// seq_mult
module seq_mult(d, done, clk, a, b, go, reset);
  parameter n=32, log2n=5;
  output [2*n-1:0] d;
  output reg done;
	input clk;
	input [n-1:0] a, b;
	input go, reset;
	reg c;
	reg [n-1:0] p, q, m;
	reg [log2n:0]count;
	reg [n:0] sum;
	reg [log2n:0] count_n;
	always @(posedge clk, posedge reset)
		if(reset == 1) begin
			done <= 0;
		end
    else if(reset == 0) begin
			if(go) begin
				c <= 0;
        p <= 0;
				q <= a;
				m <= b;
				done <= 0;
				count <= n;
      end
			else if (!done) begin
				if (q[0] == 0) begin
					sum = 0 + p; 
				end
				else begin
					sum = m + p; 
				end
				{c,p,q} <= {sum,q} >> 1;
				count_n = count - 1;
				count <= count_n;
				if (count_n == 0) begin
					done <= 1;
				end
			end
		end
	assign d = {p,q};
endmodule
Size in the first run: ~870 cells after synthesis.
clock: 3.35 ns
lec_check: 0
abc_area: 1
cap_margin: 10
cell_pad_in_sites_detail_placement: 2
cell_pad_in_sites_global_placement: 3
core_margin: 2
core_utilization: 20
cts_cluster_diameter: 27
gpl_timing_driven: 1
max_routing_layer: met5
min_routing_layer: met1
place_density_lb_addon: 0.19
setup_slack_margin: 0.63
slew_margin: 0
tns_end_percent: 65
run.sh (not shown) runs the stock make flow with config.mk's settings and CLKGATE_MAP_FILE=.
The baseline finished with timing, DRC and antenna clean.
Rerun with:
- CELL_PAD_IN_SITES_DETAIL_PLACEMENT: 2 -> unset
- CELL_PAD_IN_SITES_GLOBAL_PLACEMENT: 3 -> unset
- CORE_UTILIZATION: 20 -> 66
- CTS_CLUSTER_DIAMETER: 27 -> unset
- PLACE_DENSITY: unset -> 0.62
- PLACE_DENSITY_LB_ADDON: 0.19 -> unset
- SETUP_SLACK_MARGIN: 0.63 -> -0.06
- SLEW_MARGIN: 0 -> 25
- TNS_END_PERCENT: 65 -> 95
- clock period: 3.35 -> 2.23 ns (I/O delays scaled with it)
Outcome: This time the run ran to the end with violations: setup timing; total power is higher by 48%; sequential power is higher by 51%; global-route usage is higher by 23 points; routed wire length is lower by 11%; count of clock-buffer cells in the layout is lower by 2; die area is lower by 69%.
Rerun with:
- ABC_AREA: 1 -> unset
- CAP_MARGIN: 10 -> 20
- CORE_UTILIZATION: 66 -> 45
- GPL_TIMING_DRIVEN: 1 -> unset
- MAX_ROUTING_LAYER: met5 -> unset
- MIN_ROUTING_LAYER: met1 -> unset
- PLACE_DENSITY: 0.62 -> 0.6
- SETUP_SLACK_MARGIN: -0.06 -> unset
- SLEW_MARGIN: 25 -> 20
- TNS_END_PERCENT: 95 -> unset
- clock period: 2.23 -> 1.89 ns (I/O delays scaled with it)
The new run finished with setup timing left.
Global-route usage came out lower by 13 points.
Via count fell by 23%.
Sequential power is higher by 17%.
Worst hold slack loses 0.029 ns.
Maximum frequency decreases by 14%.

========
Starting RTL as in the previous note.
Design seq_mult, start of the top module:
module seq_mult(d, done, clk, a, b, go, reset);
  parameter n=32, log2n=5;
  output [2*n-1:0] d;
  output reg done;
	input clk;
	input [n-1:0] a, b;
	input go, reset;
	reg c;
	reg [n-1:0] p, q, m;
	reg [log2n:0]count;
	reg [n:0] sum;
	reg [log2n:0] count_n;
	always @(posedge clk, posedge reset)
		if(reset == 1) begin
			done <= 0;
		end
    else if(reset == 0) begin
			if(go) begin
				c <= 0;
        p <= 0;
				q <= a;
				m <= b;
				done <= 0;
				count <= n;
      end
			else if (!done) begin
				if (q[0] == 0) begin
					sum = 0 + p; 
				end
				else begin
					sum = m + p; 
				end
				{c,p,q} <= {sum,q} >> 1;
				count_n = count - 1;
				count <= count_n;
				if (count_n == 0) begin
					done <= 1;
				end
			end
		end
	assign d = {p,q};
endmodule
make LEC_CHECK=0 CAP_MARGIN=20 CORE_MARGIN=2 CORE_UTILIZATION=40 CTS_CLUSTER_DIAMETER=235 CTS_CLUSTER_SIZE=80 SETUP_SLACK_MARGIN=-0.01 SLEW_MARGIN=20 TNS_END_PERCENT=20 finish   # period 3.3 ns
Next try:
Settings changed: ABC_AREA from default to 0, CELL_PAD_IN_SITES_DETAIL_PLACEMENT from default to 1, CELL_PAD_IN_SITES_GLOBAL_PLACEMENT from default to 0, CORE_ASPECT_RATIO from default to 0.63, CTS_CLUSTER_DIAMETER 235 to 160, GPL_TIMING_DRIVEN from default to 0, TNS_END_PERCENT 20 to 60.
Global-route usage climbs by 3.9 points.
Design area climbs by 2.4%.
Die area is about the same.
Utilization climbs by 1.2 points.
Power is estimated from default activity; no workload was simulated.
